==> inputs of job 4860 <==
Design WorkingFinal, start of the top module:
module WorkingFinal(input clk, input reset, input wire[15:0] mem_rdata, output wire[15:0] mem_addr, output wire[15:0] mem_wdata, output wire mem_we, output wire halt);
	wire[15:0] MemOut, IRout, AluOutLo, AluOutHi, ALUInA, ALUInB, ALUInC, PCin, PCout, MemAddr, OutBusB, DMRout, RegWD1;
	wire ccpcwrite, ccirwrite, ccA, ccB, ccw1;
	wire[2:0] ccC, RFinB, curstate;
	wire[3:0] opcodereg, ccaluop;
	wire[15:0] LOout,Bout, RegWD2,OutBusA,OutBusC,Aout,Cout,PCSrcIn1,AluSrcCIn1,AluSrcCIn2,AluSrcCIn3,AluSrcCIn4;
	wire wNZ, wire1, PCwrite1,ccw2,ccpcwritecond,cciord,ccmemread,ccmemwrite,ccpcinit;
	wire[1:0] ccpcsource,ccmemtoreg;
	ctrlckt  cc (clk,reset,IRout[15:12],ccw1,ccw2,ccpcwritecond,ccpcwrite,cciord,ccmemread,ccmemwrite,ccmemtoreg,ccirwrite,ccA,ccB,ccC,ccpcsource,ccaluop,ccpcinit,opcodereg,curstate);
	and(wire1,ccpcwritecond,wNZ);
	or(PCwrite1,wire1,ccpcwrite);
	Register PC (PCin,16'd0,PCout,PCwrite1,ccpcinit,clk);
	Mux2to1 IorD (cciord,PCout,LOout,MemAddr);
	assign mem_addr = MemAddr;
	assign mem_wdata = Bout;
	assign mem_we = ccmemwrite;
	assign MemOut = mem_rdata;
	assign halt = (curstate == 3'b010) && (IRout[15:13] == 3'b111);
	IRlt ir1(clk,MemOut,ccirwrite,IRout);
	Register DMR(MemOut,16'd0,DMRout,1'b1,1'b0,clk);
	Mux4to1 MemToReg(ccmemtoreg,DMRout,LOout,PCout,16'd1,RegWD1);
	Mux4to1_3bit m4to13bit (IRout[5:3],IRout[11:9],IRout[15:14],RFinB);
	RegFile rfile1 (IRout[8:6],RFinB,IRout[2:0],IRout[11:9],RegWD1,RegWD2,OutBusA,OutBusB,OutBusC,ccw1,ccw2,clk);
	Register RegAluSrcA(OutBusA,16'd0,Aout,1'b1,1'b0,clk);
	Register RegAluSrcB(OutBusB,16'd0,Bout,1'b1,1'b0,clk);
	Register RegAluSrcC(OutBusC,16'd0,Cout,1'b1,1'b0,clk);
	shiftconcat conc (PCout,IRout[11:0],PCSrcIn1);
	Sext6b s6b (IRout[5:0], AluSrcCIn2);
	shift1 sh1 (AluSrcCIn2,AluSrcCIn1);
	Sext3b s3b (IRout[2:0], AluSrcCIn3);
	Zext6b z6b (IRout[5:0],AluSrcCIn4);
	Mux2to1 AluSrcA(ccA, PCout, Aout, ALUInA);
	Mux2to1 AluSrcB(ccB, 16'd2, Bout,ALUInB);
	Mux5to1 AluSrcC(ccC, Cout, AluSrcCIn1, AluSrcCIn2, AluSrcCIn3, AluSrcCIn4, ALUInC);
	ALU alu (ccaluop, ALUInA,ALUInB,ALUInC, AluOutLo,AluOutHi,wNZ);
	Register HI(AluOutHi,16'd0,RegWD2,1'b1,ccpcinit,clk);
	Register LO(AluOutLo,16'd0,LOout,1'b1,ccpcinit,clk);
	Mux4to1 PCSrc (ccpcsource,AluOutLo,PCSrcIn1,LOout,16'd1,PCin);
endmodule
clock: 17.2 ns
lec_check: 0
abc_area: 0
cap_margin: 5
cell_pad_in_sites_detail_placement: 2
core_aspect_ratio: 0.63
core_margin: 6
core_utilization: 40
cts_cluster_size: 13
max_routing_layer: met5
min_routing_layer: met1
setup_slack_margin: 0.75
slew_margin: 40
tns_end_percent: 40
run.sh (not shown) runs the stock make flow with config.mk's settings and CLKGATE_MAP_FILE=.
==> job 1107: changes against job 4860 <==
==> flow/config.mk (replaced) <==
export PLATFORM = sky130hd
export DESIGN_NAME = WorkingFinal
export DESIGN_NICKNAME = WorkingFinal
export VERILOG_FILES = /design/flow/design.v
export SDC_FILE = /design/flow/constraint.sdc
export NUM_CORES = 4
export LEC_CHECK = 0
export ABC_AREA = 1
export CAP_MARGIN = 20
export CORE_MARGIN = 2
export CORE_UTILIZATION = 72
export SLEW_MARGIN = 20
==> flow/constraint.sdc (replaced) <==
create_clock -name core_clock -period 36.0 [get_ports {clk}]
set_input_delay 7.2000 -clock core_clock [delete_from_list [all_inputs] [get_ports {clk}]]
set_output_delay 7.2000 -clock core_clock [all_outputs]
set_load 0.01 [all_outputs]
==> job 7078: changes against job 4860 <==
==> flow/config.mk (replaced) <==
export PLATFORM = sky130hd
export DESIGN_NAME = WorkingFinal
export DESIGN_NICKNAME = WorkingFinal
export VERILOG_FILES = /design/flow/design.v
export SDC_FILE = /design/flow/constraint.sdc
export NUM_CORES = 4
export LEC_CHECK = 0
export ABC_AREA = 1
export CAP_MARGIN = 20
export CORE_MARGIN = 2
export CORE_UTILIZATION = 57
export CTS_CLUSTER_SIZE = 99
export SLEW_MARGIN = 20
==> flow/constraint.sdc (replaced) <==
create_clock -name core_clock -period 16.5 [get_ports {clk}]
set_input_delay 3.3000 -clock core_clock [delete_from_list [all_inputs] [get_ports {clk}]]
set_output_delay 3.3000 -clock core_clock [all_outputs]
set_load 0.01 [all_outputs]
==> comparison <==
Job 4860 aborted during detailed placement. Job 1107 finished with timing, DRC and antenna clean. Job 7078 stopped in global routing (GRT-0116).
Against job 7078, the die area of job 4860 is larger by 59%.
Between job 4860 and job 1107, the lower synthesized area is in job 1107 (gap 5.0%, measured against job 1107).
Against job 4860, the synthesized cell count of job 1107 is larger by 11%.

* * *

==> inputs of indigo <==
WorkingFinal again, from the RTL that the note above started with.
make LEC_CHECK=0 ABC_AREA=1 CAP_MARGIN=20 CORE_MARGIN=2 CORE_UTILIZATION=64 CTS_CLUSTER_SIZE=99 SLEW_MARGIN=20 finish   # period 17.9 ns
==> inputs of sierra, as changes to indigo <==
Settings changed: ABC_AREA 1 to not set, CORE_UTILIZATION 64 to 65, CTS_CLUSTER_SIZE 99 to not set, SETUP_SLACK_MARGIN set to 5.0.
==> flow/constraint.sdc (replaced) <==
create_clock -name core_clock -period 19.3 [get_ports {clk}]
set_input_delay 3.8600 -clock core_clock [delete_from_list [all_inputs] [get_ports {clk}]]
set_output_delay 3.8600 -clock core_clock [all_outputs]
set_load 0.01 [all_outputs]
==> ci_impl_report.md <==
### Metrics collected by this job

| Metric | Value |
|---|---|
| Simple share | 27.55% |
| Overall die height | roughly 190 µm |
| Last stage | 5_1_grt |
| # resized after CTS | about 210 |
| Stop Error | [ERROR GRT-0116] Global routing finished with congestion. Check the congestion regions in the DRC Viewer. |
| Status | aborted with a tool error |
| M2 GR Usage | 124.9% |
| XOR/XNOR Fraction of Synth Area | under 10% |
| Syn_area_per_cell | roughly 7 µm² |
| Synth Net Count | approximately 3.6k |
Source of the figures above: indigo

==> ci_impl_report.md <==
### Metrics collected by this job

| Metric | Value |
|---|---|
| Yosys top cell by instances | a21oi_1 |
| Syn_area_per_cell | around 7.9 µm² |
| Cell Area, Placed | about 0.029 mm² |
| Fa+ha+maj area frac | 12.03% |
| Global route overflow | between 1.5k and 2k |
| Placer congestion estimate | between 1 and 1.5 |
| # resized after CTS | approximately 260 |
| MUX area fraction | ~6.7% |
| Hold buffer count at CTS | 0 |
| XOR/XNOR Fraction of Synth Area | under 10% |
| Synth Net Count | about 3.2k |
| Stop Error | [ERROR GRT-0232] Routing congestion too high. Check the congestion heatmap in the GUI. |
| Simple share | 19.97% |
| M2 GR Usage | 115.0% |
| Status | aborted with a tool error |
| Last stage | 5_1_grt |
| Dominant cell area share | about 12% |
| # Cells Yosys | between 2k and 3k |
| Overall die height | between 150 and 200 µm |
| Cells after Synth | between 2k and 3k |
Source of the figures above: sierra


* * *

==> v11: inputs <==
Starting RTL as in the previous note.
export LEC_CHECK = 0
export ABC_AREA = 1
export CAP_MARGIN = 10
export CELL_PAD_IN_SITES_DETAIL_PLACEMENT = 0
export CELL_PAD_IN_SITES_GLOBAL_PLACEMENT = 0
export CORE_MARGIN = 3
export CORE_UTILIZATION = 65
export CTS_CLUSTER_SIZE = 80
export GPL_ROUTABILITY_DRIVEN = 0
export HOLD_SLACK_MARGIN = 0.05
export SLEW_MARGIN = 10
create_clock -name core_clock -period 25.9 [get_ports {clk}]
==> v23: changes against v11 <==
- ABC_AREA: 1 -> 0
- CELL_PAD_IN_SITES_GLOBAL_PLACEMENT: 0 -> 1
- CORE_MARGIN: 3 -> 2
- CORE_UTILIZATION: 65 -> 72
- CTS_CLUSTER_DIAMETER: unset -> 380
- GPL_ROUTABILITY_DRIVEN: 0 -> 1
- PLACE_DENSITY: unset -> 0.65
- SETUP_SLACK_MARGIN: unset -> -1.68
==> flow/constraint.sdc (replaced) <==
create_clock -name core_clock -period 57.1 [get_ports {clk}]
set_input_delay 11.4200 -clock core_clock [delete_from_list [all_inputs] [get_ports {clk}]]
set_output_delay 11.4200 -clock core_clock [all_outputs]
set_load 0.01 [all_outputs]
==> v34: changes against v11 <==
- CELL_PAD_IN_SITES_GLOBAL_PLACEMENT: 0 -> 1
- CORE_UTILIZATION: 65 -> 17
- GPL_ROUTABILITY_DRIVEN: 0 -> 1
- MAX_ROUTING_LAYER: unset -> met4
- MIN_ROUTING_LAYER: unset -> met2
- PLACE_DENSITY_LB_ADDON: unset -> 0.23
- SLEW_MARGIN: 10 -> 0
==> flow/constraint.sdc (replaced) <==
create_clock -name core_clock -period 28.0 [get_ports {clk}]
set_input_delay 5.6000 -clock core_clock [delete_from_list [all_inputs] [get_ports {clk}]]
set_output_delay 5.6000 -clock core_clock [all_outputs]
set_load 0.01 [all_outputs]
==> qor summary <==
metric	v34	v23	v11
Status	timing/DRC/antenna clean	aborted with a tool error	aborted with a tool error
Stage where the flow stopped	-	3_1_place_gp_skip_io	5_1_grt
H-tree depth reported by CTS	1	-	1
Share of the core filled by cells before placement	17.2%	73.0%	66.7%
Cell type contributing the most total cell area after synthesis	sky130_fd_sc_hd__nand2_1	sky130_fd_sc_hd__edfxtp_1	sky130_fd_sc_hd__nand2_1
Placed instance area	25,800 um^2	-	24,300 um^2
Adder Share, Synth	12.6%	12.0%	12.6%
Total die size	138,000 um^2	34,500 um^2	37,100 um^2
Post-placement setup slack	-0.538 ns	-	-1.27 ns
Sequential fraction of the synthesis area	25.3%	24.1%	25.3%
I/O pins	52	-	52
Mux cell area share	0.0442%	6.66%	0.0442%
Nets at Floorplan	3,564	3,225	3,564
Number of distinct library cells after synthesis	70	98	70
Cell with the most instances after synthesis	sky130_fd_sc_hd__nand2_1	sky130_fd_sc_hd__a21oi_1	sky130_fd_sc_hd__nand2_1
Clock sink count	238	-	238
AND-OR/OR-AND share of the synthesized area	21.0%	28.0%	21.0%
Yosys Instances	3,329	2,990	3,329

* * *

==> nickel <==
WorkingFinal again, from the RTL that the note above started with.
Settings: LEC_CHECK=0, ABC_AREA=1, CAP_MARGIN=20, CORE_ASPECT_RATIO=1.77, CORE_MARGIN=2, CORE_UTILIZATION=72, CTS_CLUSTER_DIAMETER=385, CTS_CLUSTER_SIZE=10, SLEW_MARGIN=20, TNS_END_PERCENT=5; clock period 15.3 ns.
==> raven (differences from nickel) <==
Settings changed: ABC_AREA 1 to unset, CORE_ASPECT_RATIO 1.77 to unset, CORE_UTILIZATION 72 to 49, CTS_CLUSTER_DIAMETER 385 to unset, CTS_CLUSTER_SIZE 10 to unset, TNS_END_PERCENT 5 to unset.
==> flow/constraint.sdc (replaced) <==
create_clock -name core_clock -period 29.0 [get_ports {clk}]
set_input_delay 5.8000 -clock core_clock [delete_from_list [all_inputs] [get_ports {clk}]]
set_output_delay 5.8000 -clock core_clock [all_outputs]
set_load 0.01 [all_outputs]
==> summary of the runs <==
nickel did not get past global routing (5_1_grt). raven went through all stages and came out clean.
Synthesized cell count: raven is smaller than nickel (10%).
Between raven and nickel, the lower area after synthesis is in nickel (gap about 5%, measured against nickel).
Die area: nickel is smaller than raven (about 34%).

* * *

==> 12-17 <==
WorkingFinal again, from the RTL that the note above started with.
## WorkingFinal
module WorkingFinal(input clk, input reset, input wire[15:0] mem_rdata, output wire[15:0] mem_addr, output wire[15:0] mem_wdata, output wire mem_we, output wire halt);
clock: 9.84 ns
lec_check: 0
abc_area: 1
cap_margin: 20
core_margin: 2
core_utilization: 72
cts_cluster_size: 95
setup_slack_margin: 1.81
slew_margin: 20
tns_end_percent: 5
==> 11-13 (differences from 12-17) <==
==> flow/config.mk (replaced) <==
export PLATFORM = sky130hd
export DESIGN_NAME = WorkingFinal
export DESIGN_NICKNAME = WorkingFinal
export VERILOG_FILES = /design/flow/design.v
export SDC_FILE = /design/flow/constraint.sdc
export NUM_CORES = 4
export LEC_CHECK = 0
export CAP_MARGIN = 20
export CORE_MARGIN = 2
export CORE_UTILIZATION = 40
export SLEW_MARGIN = 20
==> flow/constraint.sdc (replaced) <==
create_clock -name core_clock -period 29.0 [get_ports {clk}]
set_input_delay 5.8000 -clock core_clock [delete_from_list [all_inputs] [get_ports {clk}]]
set_output_delay 5.8000 -clock core_clock [all_outputs]
set_load 0.01 [all_outputs]
==> results <==
Between 11-13 and 12-17, the lower die size is in 12-17 (gap 87%, measured against 12-17). Of 12-17 and 11-13, 11-13 has the higher area after synthesis (gap about 5%, measured against 11-13). 12-17 ended with an error in 5_1_grt (GRT-0116). 11-13 produced a clean layout. Against 11-13, the synthesized cell count of 12-17 is larger by 11%.
==> figures <==
|  | 12-17 | 11-13 |
|---|---|---|
| Outcome | did not finish | finished clean |
| Last stage reached | 5_1_grt | - |
| Simple logic cell fraction of the synthesized area | 0.2755 | 0.1997 |
| Synthesized instance count | 3329 | 2990 |
| And-or/or-and share of the synthesized area | 0.2100 | 0.2804 |
| XOR/XNOR Area Share | 0.03173 | 0.04388 |
| Placeable core region | 0.03075 sq mm | 0.05891 sq mm |
| Share of synthesized area occupied by flip-flops and latches | 0.2530 | 0.2410 |
| Yosys cell count | 3329 | 2990 |
| Adder share | 0.1263 | 0.1203 |
| Post-synth top area cell | sky130_fd_sc_hd__nand2_1 | sky130_fd_sc_hd__edfxtp_1 |
| Number of rows created at floorplan | 64 | 89 |
| Syn Std Cell Area | 0.02263 sq mm | 0.02375 sq mm |
| Distinct cells, synth | 70 | 98 |
| Die footprint | 0.03287 sq mm | 0.06135 sq mm |
| Area fraction of the dominant cell type after synthesis | 0.1309 | 0.1214 |
| Mean post-synth cell area | 6.798 sq um | 7.944 sq um |
| Die span in y | 181.3 um | 247.7 um |
| Most common cell in the netlist | sky130_fd_sc_hd__nand2_1 | sky130_fd_sc_hd__a21oi_1 |
| Portion of netlist area occupied by mux cells | 0.0004423 | 0.06663 |
| Die Width | 181.3 um | 247.7 um |

* * *

==> inputs of wip/quartz <==
WorkingFinal again, from the RTL that the note above started with.
Settings: LEC_CHECK=0, ABC_AREA=1, CAP_MARGIN=20, CORE_ASPECT_RATIO=1.83, CORE_MARGIN=2, CORE_UTILIZATION=69, CTS_CLUSTER_DIAMETER=229, CTS_CLUSTER_SIZE=61, MAX_ROUTING_LAYER=met4, PLACE_DENSITY=0.62, SLEW_MARGIN=20, TNS_END_PERCENT=5; clock period 17.0 ns.
==> inputs of wip/garnet, as changes to wip/quartz <==
Settings changed: ABC_AREA 1 to not set, CORE_ASPECT_RATIO 1.83 to not set, CORE_UTILIZATION 69 to 40, CTS_CLUSTER_DIAMETER 229 to not set, CTS_CLUSTER_SIZE 61 to not set, MAX_ROUTING_LAYER met4 to not set, PLACE_DENSITY 0.62 to not set, TNS_END_PERCENT 5 to not set.
==> flow/constraint.sdc (replaced) <==
create_clock -name core_clock -period 36.0 [get_ports {clk}]
set_input_delay 7.2000 -clock core_clock [delete_from_list [all_inputs] [get_ports {clk}]]
set_output_delay 7.2000 -clock core_clock [all_outputs]
set_load 0.01 [all_outputs]
==> results <==
wip/garnet completed with no timing, DRC or antenna violations. wip/quartz aborted during global routing (5_1_grt) with GRT-0116. Between wip/garnet and wip/quartz, the lower synthesized cell count is in wip/garnet (gap about 10%, measured against wip/quartz). Between wip/quartz and wip/garnet, the lower synthesized area is in wip/quartz (gap 4.7%, measured against wip/garnet). In wip/quartz the die size is smaller than in wip/garnet, by about 44%.
